== juniper ==
## LearningMachine
module LearningMachine(input clk,rst, start, input [6:0] x1Data,x2Data, input [1:0] tData, output[1:0] signYin, output[13:0] w1,w2,b,Yin,output ReadEn, Ready);
For scale: roughly 980 cells after synthesis, ~89 flip-flops, ~79 I/O pins, about 9000 um2 of cells after synthesis.
clock: 7.66 ns
lec_check: 0
cap_margin: 20
core_margin: 2
core_utilization: 70
cts_cluster_size: 32
slew_margin: 20
run.sh (not shown) runs the stock make flow with config.mk's settings and CLKGATE_MAP_FILE=.
To summarise juniper: no stage aborted, but the layout did not pass its checks, failing on negative setup slack.
For zinc, these inputs were changed with respect to juniper:
- changing CORE_UTILIZATION from 70 to 40
- removing CTS_CLUSTER_SIZE (formerly 32)
- changing the clock period (ns, I/O delays scaled along) from 7.66 to 12.0
Results
- Going from juniper to zinc, non-clock buffer count saw a decrease; total met3 wirelength after detailed routing saw a decrease; final instance area saw a decrease; XOR/XNOR share of the synthesized area saw little to no change; setup total negative slack saw an increase.
- Between zinc and juniper, the worst-case hold slack is lower for juniper.
- zinc: full flow OK, the timing, DRC and antenna checks passed
- Relative to juniper, utilization after layout decreased by 46 points in zinc.
### zinc -> delta
- putting HOLD_SLACK_MARGIN at 0.26 where nothing was set
- putting CTS_CLUSTER_SIZE at 99 where nothing was set
- swapping 2 for 9 in CORE_MARGIN
- putting TNS_END_PERCENT at 5 where nothing was set
- putting CTS_CLUSTER_DIAMETER at 371 where nothing was set
--- outcome ---
- Between delta and zinc, the difference in utilization is negligible.
- As far as count of maximum capacitance violations goes, delta and zinc are indistinguishable; the numbers are identical.
- Final critical path time including I/O delays and setup in delta is 0.018 ns lower than in zinc
- Reported for delta and zinc, flip-flop count turned out identical to the last digit.
- Layout overhead on the synthesized area essentially unchanged between zinc and delta.
- Between zinc and delta, the flow reports total wirelength of the detailed-routed design increasing by a few percent.
- On relative slew slack, zinc loses to delta.
Modified inputs, harbor compared to delta
- clearing HOLD_SLACK_MARGIN, which used to be 0.26
- swapping 40 for 60 in CORE_UTILIZATION
- putting CORE_ASPECT_RATIO at 1.97 where nothing was set
- putting SETUP_SLACK_MARGIN at -1.14 where nothing was set
--- outcome ---
- delta → harbor: clock buffer and inverter area fraction after layout lower, relative max-transition margin lower.
What tundra does differently from harbor at the input level:
- a change of TNS_END_PERCENT from 5 to 80
- a deleted CTS_CLUSTER_SIZE that had been 99
- a deleted CTS_CLUSTER_DIAMETER that had been 371
- an added MAX_ROUTING_LAYER of met4
- a change of CORE_ASPECT_RATIO from 1.97 to 0.67
- a deleted SETUP_SLACK_MARGIN that had been -1.14
- an added CELL_PAD_IN_SITES_GLOBAL_PLACEMENT of 3
- a change of CORE_UTILIZATION from 60 to 18
- an added GPL_ROUTABILITY_DRIVEN of 1
- a change of SLEW_MARGIN from 20 to 10
- an added MIN_ROUTING_LAYER of met1
==> comparison <==
Taking harbor over tundra, the y dimension of the die ratio works out to 0.945.
Per the comparison of tundra with harbor, upper clock frequency limit shows a reduction of 1.8%, clock tree cell share of total cell area shows a reduction of 0.15 points.
> inputs changed (tundra -> maple)
- SLEW_MARGIN changed from 10 to 20
- SETUP_SLACK_MARGIN newly set to -1.14
- GPL_ROUTABILITY_DRIVEN removed (was 1)
- CELL_PAD_IN_SITES_GLOBAL_PLACEMENT removed (was 3)
- CORE_ASPECT_RATIO changed from 0.67 to 1.38
- CTS_CLUSTER_DIAMETER newly set to 371
- TNS_END_PERCENT changed from 80 to 5
- MAX_ROUTING_LAYER removed (was met4)
- CORE_UTILIZATION changed from 18 to 40
- CTS_CLUSTER_SIZE newly set to 99
- MIN_ROUTING_LAYER removed (was met1)
==> results <==
maple: done, clean on timing, DRC and antenna. Re routed wire length: maple is about 20% down on tundra. The area added between synthesis and finish of maple falls short of that of tundra by 5.1 points.


Starting RTL as in the previous note.
## LearningMachine
module LearningMachine(input clk,rst, start, input [6:0] x1Data,x2Data, input [1:0] tData, output[1:0] signYin, output[13:0] w1,w2,b,Yin,output ReadEn, Ready);
Settings: LEC_CHECK=0, CAP_MARGIN=20, CORE_MARGIN=2, CORE_UTILIZATION=8, SLEW_MARGIN=20; clock period 13.7 ns.
The starting point produced a clean layout.
Next try:
--- a/flow/config.mk
+++ b/flow/config.mk
@@ -8,4 +8,4 @@
 export CAP_MARGIN = 20
 export CORE_MARGIN = 2
-export CORE_UTILIZATION = 8
+export CORE_UTILIZATION = 40
 export SLEW_MARGIN = 20
==> flow/constraint.sdc (replaced) <==
create_clock -name core_clock -period 5.92 [get_ports {clk}]
set_input_delay 1.1840 -clock core_clock [delete_from_list [all_inputs] [get_ports {clk}]]
set_output_delay 1.1840 -clock core_clock [all_outputs]
set_load 0.01 [all_outputs]
The changed run finished but failed the layout checks on setup timing; synthesized cell count stays the same; worst hold slack got worse by 0.023 ns; critical path depth decreases by 2; non-clock buffer count increases by 220; count of clock-buffer cells in the layout stays the same; via count increases by about 9%; flip-flop count is unchanged; worst setup slack got worse by 6.1 ns.


Starting RTL as in the previous note.
Settings: LEC_CHECK=0, ABC_AREA=1, CAP_MARGIN=20, CORE_MARGIN=2, CORE_UTILIZATION=72, CTS_CLUSTER_DIAMETER=223, CTS_CLUSTER_SIZE=37, PLACE_DENSITY_LB_ADDON=0.16, SLEW_MARGIN=20; clock period 7.94 ns.
The starting point finished but fails on negative setup slack.
Edit:
--- a/flow/config.mk
+++ b/flow/config.mk
@@ -12,3 +12,2 @@
-export CTS_CLUSTER_DIAMETER = 223
-export CTS_CLUSTER_SIZE = 37
-export PLACE_DENSITY_LB_ADDON = 0.16
+export CTS_CLUSTER_DIAMETER = 400
+export CTS_CLUSTER_SIZE = 100
==> flow/constraint.sdc (replaced) <==
create_clock -name core_clock -period 7.2 [get_ports {clk}]
set_input_delay 1.4400 -clock core_clock [delete_from_list [all_inputs] [get_ports {clk}]]
set_output_delay 1.4400 -clock core_clock [all_outputs]
set_load 0.01 [all_outputs]
Effect:
- The changed run aborted during global routing on DPL-0038
- die area stays the same
- synthesized area stays the same
- synthesized cell count stays the same
Edit:
--- a/flow/config.mk
+++ b/flow/config.mk
@@ -8 +7,0 @@
-export ABC_AREA = 1
@@ -11,3 +10,3 @@
-export CORE_UTILIZATION = 72
-export CTS_CLUSTER_DIAMETER = 400
-export CTS_CLUSTER_SIZE = 100
+export CORE_UTILIZATION = 40
+export GPL_ROUTABILITY_DRIVEN = 0
+export MIN_ROUTING_LAYER = met2
==> flow/constraint.sdc (replaced) <==
create_clock -name core_clock -period 12.0 [get_ports {clk}]
set_input_delay 2.4000 -clock core_clock [delete_from_list [all_inputs] [get_ports {clk}]]
set_output_delay 2.4000 -clock core_clock [all_outputs]
set_load 0.01 [all_outputs]
Outcome: With this change the flow ran to the end with violations: design-rule violations; die size came out higher by 73%; area after synthesis is lower by 2.3%; synthesized cell count went down by 18%.
Edit:
--- a/flow/config.mk
+++ b/flow/config.mk
@@ -9,4 +9,6 @@
-export CORE_MARGIN = 2
-export CORE_UTILIZATION = 40
-export GPL_ROUTABILITY_DRIVEN = 0
-export MIN_ROUTING_LAYER = met2
+export CORE_ASPECT_RATIO = 0.5
+export CORE_MARGIN = 9
+export CORE_UTILIZATION = 42
+export CTS_CLUSTER_DIAMETER = 371
+export CTS_CLUSTER_SIZE = 99
+export SETUP_SLACK_MARGIN = -1.14
@@ -13,0 +16 @@
+export TNS_END_PERCENT = 5
Outcome: With this change the flow passed the timing, DRC and antenna checks; maximum frequency increases by 2.3%; wire length rose by 1.1%; synthesized cell count does not change; non-clock buffer count is lower by 2; utilization came out higher by 2.5 points; count of clock-buffer cells in the layout goes up by 2; worst hold slack stays flat; register-to-register slack is better by 210 ps.


try-sierra:
Starting RTL as in the previous note.
Design LearningMachine, start of the top module:
module LearningMachine(input clk,rst, start, input [6:0] x1Data,x2Data, input [1:0] tData, output[1:0] signYin, output[13:0] w1,w2,b,Yin,output ReadEn, Ready);
export LEC_CHECK = 0
export CAP_MARGIN = 20
export CORE_MARGIN = 9
export CORE_UTILIZATION = 40
export CTS_CLUSTER_DIAMETER = 371
export CTS_CLUSTER_SIZE = 99
export SETUP_SLACK_MARGIN = -1.14
export SLEW_MARGIN = 20
create_clock -name core_clock -period 12.0 [get_ports {clk}]
Input-level comparison between try-xenon and try-sierra:
Settings: a deleted CTS_CLUSTER_DIAMETER that had been 371; a deleted SETUP_SLACK_MARGIN that had been -1.14; a deleted CTS_CLUSTER_SIZE that had been 99; a change of CAP_MARGIN from 20 to 0; an added MAX_ROUTING_LAYER of met4; a change of CORE_MARGIN from 9 to 2.
Findings:
- Of try-sierra and try-xenon, the run reporting the lower post-detailed-routing wire length was try-xenon.
- From try-xenon to try-sierra, number of hold violations in the final report did not move at all.
- ~same sequential share of layout area in try-sierra and try-xenon
- Run comparison: try-sierra slowest stage cell on the critical path sky130_fd_sc_hd__and3b_1; try-xenon slowest stage cell on the critical path sky130_fd_sc_hd__dfrtp_1
- In the reports for try-sierra and try-xenon, the larger ratio of routed vias to standard cells belongs to try-xenon.
- try-xenon against try-sierra: number of clock-tree buffers in the layout held; flop count held.
- Between try-xenon and try-sierra, the antenna diode count figures differ only marginally.
- Relative to try-sierra, global routing usage on met1 has increased by 4.7 points in try-xenon.
- The smallest setup slack after layout reported for try-xenon is smaller than that of try-sierra by 0.020 ns.
## Diff of input files: try-raven against try-xenon
Settings: CORE_ASPECT_RATIO newly set to 0.5; TNS_END_PERCENT newly set to 20; CORE_MARGIN changed from 2 to 9; CTS_CLUSTER_DIAMETER newly set to 371; MAX_ROUTING_LAYER removed (was met4); CORE_UTILIZATION changed from 40 to 67; CTS_CLUSTER_SIZE newly set to 99; CAP_MARGIN changed from 0 to 20; SETUP_SLACK_MARGIN newly set to -1.14.
==> results <==
- On final critical path time including I/O delays and setup, try-xenon beats try-raven.
- On routability congestion estimate, the lower figure sits with try-xenon, not try-raven.
- Going from try-xenon to try-raven, detailed-route wire length per cell grew by more than 10%.
- Between try-xenon and try-raven, the buffer share of cell area does not differ in any meaningful way.
- Sort try-xenon and try-raven by register-to-register slack, ascending, and try-raven comes first.
- Die outline width (try-raven over try-xenon): increase, 28 um
- Per the comparison of try-raven with try-xenon, post-synthesis to final-layout area growth fell 1.5 points; routed wire length up 1400 um; overall die area went down by about 23%; share of the core filled with cells rose 32 points.
- try-raven was carried through to the last stage, and its layout satisfied the timing, DRC and antenna checks.
## Diff of input files: try-ember against try-raven
Settings: clearing TNS_END_PERCENT, which used to be 20; clearing CTS_CLUSTER_SIZE, which used to be 99; clearing SETUP_SLACK_MARGIN, which used to be -1.14; clearing CTS_CLUSTER_DIAMETER, which used to be 371; putting GPL_ROUTABILITY_DRIVEN at 1 where nothing was set; swapping 0.5 for 0.67 in CORE_ASPECT_RATIO; swapping 67 for 40 in CORE_UTILIZATION; putting MIN_ROUTING_LAYER at met2 where nothing was set; swapping 20 for 5 in SLEW_MARGIN.
Notes after the runs:
Taking try-raven as the reference, in try-ember smallest setup slack after layout saw a decrease, cell count +11%, number of detailed-route iterations in the first pass shows an increase of 3.
Relative to try-raven, try-ember degrades global-route wire length before repair.
Relative to try-raven, number of cells on the worst reg-to-reg path has increased by about 6.5% in try-ember.


Starting RTL as in the previous note.
==> flow/config.mk <==
export PLATFORM = sky130hd
export DESIGN_NAME = LearningMachine
export DESIGN_NICKNAME = LearningMachine
export VERILOG_FILES = /design/flow/design.v
export SDC_FILE = /design/flow/constraint.sdc
export NUM_CORES = 4
export LEC_CHECK = 0
export ABC_AREA = 0
export CAP_MARGIN = 20
export CORE_MARGIN = 2
export CORE_UTILIZATION = 72
export CTS_CLUSTER_DIAMETER = 215
export CTS_CLUSTER_SIZE = 32
export PLACE_DENSITY_LB_ADDON = 0.14
export SETUP_SLACK_MARGIN = -0.21
export SLEW_MARGIN = 20
==> flow/constraint.sdc <==
create_clock -name core_clock -period 7.66 [get_ports {clk}]
set_input_delay 1.5320 -clock core_clock [delete_from_list [all_inputs] [get_ports {clk}]]
set_output_delay 1.5320 -clock core_clock [all_outputs]
set_load 0.01 [all_outputs]
The starting point never finished: it broke off in global routing (5_1_grt) with GRT-0232.
==> next run, changes <==
Settings changed: ABC_AREA 0 to default, CORE_UTILIZATION 72 to 39, CTS_CLUSTER_DIAMETER 215 to default, CTS_CLUSTER_SIZE 32 to default, PLACE_DENSITY_LB_ADDON 0.14 to default, SETUP_SLACK_MARGIN -0.21 to default.
Clock period 7.66 ns to 9.33 ns, I/O delays scaled along.
With this change the flow went through all stages and came out clean.
Die size climbs by 81%.
Synthesized cell count stays the same.
Synthesized area is unchanged.
==> next run, changes <==
Settings changed: ABC_AREA from default to 1, CORE_UTILIZATION 39 to 65, TNS_END_PERCENT from default to 15.
Clock period 9.33 ns to 7.63 ns, I/O delays scaled along.
Now the flow finished but failed the layout checks on negative setup slack; maximum frequency came out higher by 13%; hold slack hardly moves; global-route usage is higher by 16 points; synthesized cell count goes up by 22%; sequential share of layout area drops by 2.2 points; cell count rises by 15%; die area goes down by 38%.


## oak
LearningMachine again, from the RTL that the note above started with.
Settings: LEC_CHECK=0, CAP_MARGIN=10, CORE_ASPECT_RATIO=1.51, CORE_MARGIN=6, CORE_UTILIZATION=55, CTS_CLUSTER_DIAMETER=201, CTS_CLUSTER_SIZE=94, GPL_TIMING_DRIVEN=1, HOLD_SLACK_MARGIN=0.15, MAX_ROUTING_LAYER=met4, MIN_ROUTING_LAYER=met1, PLACE_DENSITY=0.75, SLEW_MARGIN=20, TNS_END_PERCENT=5; clock period 9.61 ns.
Looking at the reports, oak completed the entire flow and the layout it produced met the timing, DRC and antenna checks.
Input-level comparison between pine and oak:
- clearing HOLD_SLACK_MARGIN, which used to be 0.15
- clearing PLACE_DENSITY, which used to be 0.75
- putting SETUP_SLACK_MARGIN at 2.25 where nothing was set
- swapping 201 for 26 in CTS_CLUSTER_DIAMETER
- clearing CTS_CLUSTER_SIZE, which used to be 94
- clearing CORE_ASPECT_RATIO, which used to be 1.51
- swapping 55 for 69 in CORE_UTILIZATION
- putting ABC_AREA at 1 where nothing was set
- clearing TNS_END_PERCENT, which used to be 5
- swapping 6 for 2 in CORE_MARGIN
- swapping 9.61 for 7.81 in the clock period (ns, I/O delays scaled along)
[summary]
Status: pine FAILED at global routing (tool error). Going from oak to pine, the aoi/oai-family share of the synthesized area was found to have gone down by 1.7 points. Setup slack after placement in pine is 650 ps lower than in oak. pine against oak: per-instance average area after synthesis down about 16%; half-perimeter wire length after detailed placement up 2.3 mm; standard cell core area down 17%; synthesized chip area reported by yosys up 210 um^2. The adder-cell share of the synthesized area of pine falls short of that of oak by 0.79 points. Relative to oak, overall die area decreased by about 27% in pine. pine vs. oak: die width shows an increase of about 3%; post-synthesis instance area shows an increase of 2.4%; total setup buffers inserted after CTS shows an increase of 75.
